// Test1
module Test1
    #(   
    parameter W_IN        = 16,
    parameter W_IN_MODULE = 26,
    parameter BWIDTH      = 18,
    parameter FILTERWIDTH = 13,
    parameter AWIDTH      = 30,
    parameter DWIDTH      = 27,
    parameter DFWIDTH     = 18,
    parameter RWIDTH      = 8,
    parameter RFWIDTH     = 6,
    parameter DSPWIDTH    = 48,
    parameter MULTWIDTH   = DWIDTH + W_IN ,
    parameter RZEROS      = DFWIDTH - RFWIDTH,
    parameter W_OUT       = 16
) (
    input  wire clk,
    input  wire rst,
    input  wire [W_IN -1:0  	] s_chans_dataI,
    input  wire [W_IN -1:0  	] s_chans_dataQ,
    input  wire              	  s_chans_valid,
    input  wire [FILTERWIDTH-1:0] Filter_Coefficient,
    input  wire [FILTERWIDTH-1:0] Error_Coefficient,
    input  wire [RWIDTH-1:0     ] R_level,
    output wire              	  Valid_Out,
    output wire [W_IN_MODULE-1:0] OutputI,
    output wire [W_IN_MODULE-1:0] OutputQ
);
Size: roughly 8300 cells after synthesis.
clock: 7.51 ns
lec_check: 0
cap_margin: 20
core_margin: 2
core_utilization: 72
place_density: 0.66
setup_slack_margin: 0.88
slew_margin: 20
run.sh (not shown) runs the stock make flow with config.mk's settings and CLKGATE_MAP_FILE=.
The baseline finished with negative setup slack left.
Change:
- CORE_UTILIZATION: 72 -> 47
- PLACE_DENSITY: 0.66 -> default
- SETUP_SLACK_MARGIN: 0.88 -> default
- clock period: 7.51 -> 9.42 ns (I/O delays scaled with it)
The changed run ran to the end with no violations.
Core utilization came out lower by 35 points.
Clock skew came out higher by 0.035 ns.
Total power came out lower by a quarter to a third.
Change:
- CAP_MARGIN: 20 -> 0
- CORE_UTILIZATION: 47 -> 72
- CTS_CLUSTER_DIAMETER: default -> 360
- CTS_CLUSTER_SIZE: default -> 22
- PLACE_DENSITY: default -> 0.65
- SETUP_SLACK_MARGIN: default -> 0.92
- clock period: 9.42 -> 7.75 ns (I/O delays scaled with it)
After rerunning: The new run finished but fails on negative setup slack; setup slack gets worse by 0.81 ns; design area rises by 5.0%; wire length falls by 2.0%; clock skew falls by 0.053 ns; hold slack gets better by 0.024 ns; global-route usage rises by 11 points; die area falls by 34%; non-clock buffer count rises by 477.


north:
The RTL this note starts from:
==> flow/design.v <==
`timescale 1ns / 1ps
module Module_of_number
#(   
    parameter W_IN = 26,
    parameter W_OUT = 27
) (
    input  wire [W_IN -1:0 ] Input_a,
    input  wire [W_IN -1:0 ] Input_b,
    output wire [W_OUT-1:0 ] Output
);
wire  sign_a ;
wire  sign_b ;    
reg   [W_IN-1:0] module_a; 
reg   [W_IN-1:0] module_b;
assign  sign_a = Input_a[W_IN-1];
assign  sign_b = Input_b[W_IN-1];
always @* begin : async_proc
    case (sign_a)
        1'b0 : module_a =  Input_a;
        1'b1 : module_a = -Input_a;
    endcase
    case (sign_b)
        1'b0 : module_b =  Input_b;
        1'b1 : module_b = -Input_b;
    endcase
end
assign Output  = module_a + module_b;
endmodule
`timescale 1ns / 1ps
module EMA_Module
#(   
    parameter BWIDTH = 13,
    parameter DWIDTH = 27,
    parameter OUTWIDTH = 48   
) (
    input  wire clk,
    input  wire rst,
    input  wire [BWIDTH-1:0     ] Filter_Coefficient,
    input  wire [DWIDTH-1:0     ] Port_Data,
    input  wire                   Valid,
    output wire                   Valid_out_ema,
    output wire [OUTWIDTH-1:0   ] Filter_Out
);
reg        [DWIDTH-1:0]   Data;
reg        [BWIDTH-1:0]   Coeff_2;
reg        [BWIDTH-1:0]   Coeff_1;
reg signed [DWIDTH-1:0]   Pread; 
reg signed [OUTWIDTH-1:0] accum;
reg signed [OUTWIDTH-1:0] c;
reg Valid_1,Valid_2,Valid_3;
wire signed [DWIDTH+6:0] accum_shift ;
wire signed [DWIDTH-1:0] accum_raunding ;
assign accum_shift    = accum[OUTWIDTH-1:14   ];  
assign accum_raunding = accum_shift[DWIDTH-1:0];  
always @(posedge clk) begin
  if (rst) begin
    Data    <= 0;
    Coeff_1 <= 0;
    Coeff_2 <= 0;
    Pread   <= 0;
    accum   <= 0;
    c       <= 0;
    Valid_1 <= 1'b0;
    Valid_2 <= 1'b0;
    Valid_3 <= 1'b0;
  end else begin
    Valid_1 <= Valid;
    if (Valid) begin
        Data    <= Port_Data;
    end
    Coeff_1 <= Filter_Coefficient;
    Valid_2 <= Valid_1;
    Pread   <= $signed({1'b0,Data})  - accum_raunding;  
    Coeff_2 <= Coeff_1;
    if (Valid_2) begin
        accum   <= $signed({{5{1'b0}},Coeff_2}) * Pread + c;
        Valid_3 <= Valid_2;
    end
    if (Valid_3) begin
        c     <= accum;
    end
  end
end
assign Filter_Out = accum;
assign Valid_out_ema  = Valid_2;
endmodule
`timescale 1ns / 1ps
module Error
#(   
    parameter BWIDTH = 13,
    parameter AWIDTH = 27,
    parameter DWIDTH = 8,
    parameter OUTWIDTH = 48   
) (
    input  wire clk,
    input  wire rst,
    input  wire [BWIDTH-1:0     ] Error_Coefficient,
    input  wire [AWIDTH-1:0     ] Port_Data_A,
    input  wire [DWIDTH-1:0     ] R_level,
    input  wire                   Valid,
    output wire                   Valid_out_error,
    output wire [OUTWIDTH-1:0   ] Error_Out
);
reg signed [AWIDTH-1:0]   Data;
reg        [BWIDTH-1:0]   Coeff_2;
reg        [BWIDTH-1:0]   Coeff_1;
reg signed [DWIDTH-1:0]   Pread;
reg        [DWIDTH-1:0]   R_trig; 
reg signed [OUTWIDTH-1:0] accum;
reg signed [OUTWIDTH-1:0] c;
reg Valid_1,Valid_2;
always @(posedge clk) begin
  if (rst) begin
	R_trig  <= 0;
	Valid_1 <= 1'b0;
	Coeff_1 <= 0;
	Data    <= 0;
	Pread   <= 0;
	Valid_2 <= 1'b0;
	Coeff_2 <= 0;
	accum   <= 0;
	c       <= 0;
  end else begin
	R_trig  <= R_level;
	Valid_1 <= Valid;
	Coeff_1 <= Error_Coefficient;
	Data    <= Port_Data_A;
    Pread   <= $signed({1'b0,R_trig})  - Data;
	Valid_2 <= Valid_1;
	Coeff_2 <= Coeff_1;
	if (Valid_2) begin
		accum <= $signed({{5{1'b0}},Coeff_2}) * Pread + c;
	end
	c <= accum;
  end
end
assign Valid_out_error = Valid_2;
assign Error_Out = accum;
endmodule
`timescale 1ns / 1ps
module Test1
    #(   
    parameter W_IN        = 16,
    parameter W_IN_MODULE = 26,
    parameter BWIDTH      = 18,
    parameter FILTERWIDTH = 13,
    parameter AWIDTH      = 30,
    parameter DWIDTH      = 27,
    parameter DFWIDTH     = 18,
    parameter RWIDTH      = 8,
    parameter RFWIDTH     = 6,
    parameter DSPWIDTH    = 48,
    parameter MULTWIDTH   = DWIDTH + W_IN ,
    parameter RZEROS      = DFWIDTH - RFWIDTH,
    parameter W_OUT       = 16
) (
    input  wire clk,
    input  wire rst,
    input  wire [W_IN -1:0  	] s_chans_dataI,
    input  wire [W_IN -1:0  	] s_chans_dataQ,
    input  wire              	  s_chans_valid,
    input  wire [FILTERWIDTH-1:0] Filter_Coefficient,
    input  wire [FILTERWIDTH-1:0] Error_Coefficient,
    input  wire [RWIDTH-1:0     ] R_level,
    output wire              	  Valid_Out,
    output wire [W_IN_MODULE-1:0] OutputI,
    output wire [W_IN_MODULE-1:0] OutputQ
);
wire        [W_IN_MODULE:0] Module_Out;  
wire signed [DSPWIDTH-1:0 ] EMA_Out ;    
wire signed [DWIDTH+6:0   ] EMA_Out_Shift;  
wire signed [DWIDTH-1:0   ] EMA_Out_Round;  
wire        [DWIDTH-1:0   ] R_with_zeros;
wire signed [DSPWIDTH-1:0 ] Error_Out ;
wire signed [DWIDTH+6:0   ] Error_Out_Shift;  
wire signed [DWIDTH-1:0   ] Error_Out_Round;  
wire valid_connection,valid_error,valid_out_error;
reg   [0:0]  Valid_1,Valid_2;
reg  signed [W_IN-1:0       ] received_Qsignal;
reg  signed [W_IN-1:0       ] received_Isignal;
reg  signed [MULTWIDTH-1:0  ] first_Qmult;
reg  signed [MULTWIDTH-1:0  ] first_Imult;
wire signed [W_IN_MODULE-1:0] first_Qmult_round ;
wire signed [W_IN_MODULE-1:0] first_Imult_round ;
wire signed [W_IN-1:0       ] Satureted_real;
wire signed [W_IN-1:0       ] Satureted_imag;
reg  signed [W_IN_MODULE-1:0] Q_out_reg;
reg  signed [W_IN_MODULE-1:0] I_out_reg;
    assign Valid_Out  = valid_out_error;
    assign OutputQ    = Q_out_reg;
    assign OutputI    = I_out_reg;
always @(posedge clk) begin
  if (rst) begin
    received_Isignal <= 0;
    received_Qsignal <= 0;
    first_Imult      <= 0;
    first_Qmult      <= 0;
    Valid_1          <= 1'b0;
    Valid_2          <= 1'b0;
    I_out_reg        <= 0;
    Q_out_reg        <= 0;
  end else begin
    if(s_chans_valid) begin
        received_Isignal <= s_chans_dataI;  
        received_Qsignal <= s_chans_dataQ;  
    end
    first_Imult <= received_Isignal * Error_Out_Round;  
    first_Qmult <= received_Qsignal * Error_Out_Round;  
    Valid_1     <= s_chans_valid;
    Valid_2     <= Valid_1;
    if (Valid_Out)begin
        I_out_reg     <= first_Imult_round;  
        Q_out_reg     <= first_Qmult_round;  
    end
  end
 end
assign EMA_Out_Shift = EMA_Out[DSPWIDTH-1:14];  
assign EMA_Out_Round = EMA_Out_Shift[DWIDTH-1:0];  
assign R_with_zeros = {R_level,{RZEROS{1'b0}}};
assign Error_Out_Shift = Error_Out[DSPWIDTH-1:10];  
assign Error_Out_Round = Error_Out_Shift[DWIDTH-1:0];  
assign first_Imult_round = first_Imult[MULTWIDTH-1:17];  
assign first_Qmult_round = first_Qmult[MULTWIDTH-1:17];  
    Module_of_number #(
        .W_IN(W_IN_MODULE),  
        .W_OUT(W_IN_MODULE+1)  
    ) inst_Module_of_number (
        .Input_a   (first_Imult_round),
        .Input_b   (first_Qmult_round),
        .Output    (Module_Out)
    );
    EMA_Module #(
        .BWIDTH(FILTERWIDTH),  
        .DWIDTH(DWIDTH),  
        .OUTWIDTH(DSPWIDTH) 
    ) inst_EMA_Module (
        .clk  (clk),
        .rst  (rst),
        .Filter_Coefficient (Filter_Coefficient),
        .Port_Data (Module_Out) ,
        .Valid (Valid_2),
        .Valid_out_ema (valid_error),
        .Filter_Out (EMA_Out)
    );
    Error #(
        .BWIDTH(FILTERWIDTH),
        .AWIDTH(DWIDTH),
        .DWIDTH(DWIDTH),
        .OUTWIDTH(DSPWIDTH)
    ) inst_Error (
        .clk               (clk),
        .rst               (rst),
        .Error_Coefficient (Error_Coefficient),
        .Port_Data_A       (EMA_Out_Round),
        .R_level           (R_with_zeros),
        .Valid             (valid_error),
        .Valid_out_error   (valid_out_error),
        .Error_Out         (Error_Out)
    );
endmodule
Settings: LEC_CHECK=0, CAP_MARGIN=40, CORE_MARGIN=2, CORE_UTILIZATION=72, CTS_CLUSTER_DIAMETER=100, CTS_CLUSTER_SIZE=13, GPL_ROUTABILITY_DRIVEN=1, MAX_ROUTING_LAYER=met5, MIN_ROUTING_LAYER=met1, PLACE_DENSITY_LB_ADDON=0.06, SLEW_MARGIN=20, TNS_END_PERCENT=100; clock period 7.54 ns.
Final checks on north, whose flow otherwise completed, came back failing, citing negative setup slack.
Modified inputs, south compared to north
Settings: CTS_CLUSTER_SIZE removed (was 13); PLACE_DENSITY_LB_ADDON changed from 0.06 to 0.28.
==> results <==
- Status for south and north: no clean run
- south: complete, dirty (negative setup slack)
- Changes observed in south relative to north: number of filler cells placed in the layout decreased 439, maximum vdd drop decreased about 11%, period utilization decreased 0.63 points.
Input changes introduced in east (baseline for comparison: south):
Settings: a deleted TNS_END_PERCENT that had been 100; a change of CAP_MARGIN from 40 to 20; a deleted PLACE_DENSITY_LB_ADDON that had been 0.28; a change of CORE_UTILIZATION from 72 to 40; a deleted CTS_CLUSTER_DIAMETER that had been 100; a deleted MAX_ROUTING_LAYER that had been met5; a deleted GPL_ROUTABILITY_DRIVEN that had been 1; a deleted MIN_ROUTING_LAYER that had been met1; a change of the clock period (ns, I/O delays scaled along) from 7.54 to 9.42.
Results
Higher post-route clock period utilization was reported by south, not east.
In east the area of all sequential standard cells turned out 0.91% lower than in south.
Diff south -> east | final critical path time including I/O delays and setup | increase of 750 ps
east vs south — area of all placed cells without fillers dropped by a few percent
south: all stages done; final checks FAILED (negative setup slack).
east ended with every stage complete and zero timing, DRC or antenna violations.
Summary of east over south: inverter tally of the final layout excluding the clock network ~0 delta, die area +about 80%, number of buffers and inverters on the critical path -1.
Looking at achievable clock frequency across south and east, the one that comes out lower is east.
Of south and east, east shows the lower half-perimeter wire length of the detailed placement result, with south above it.
Diff south..east | multi-input combinational cell count | unchanged
Edits applied to the flow inputs when going from east to west:
Settings: changing CORE_UTILIZATION from 40 to 66; changing the clock period (ns, I/O delays scaled along) from 9.42 to 7.75.
Findings:
Looking at total die size across both flows, west is the stronger of the two, with east trailing.
In the reports for west and east, the smaller combinational fraction of the cell area belongs to west.
east → west: power went up, largest incremental delay on the critical path shows a reduction of 140 ps, worst setup slack for register-to-register paths went down by 750 ps, final critical-path share of the clock period shows an increase of 8.5 points.
Ran to the end and failed final checks on negative setup slack: west.
Power is estimated from default activity; no workload was simulated.
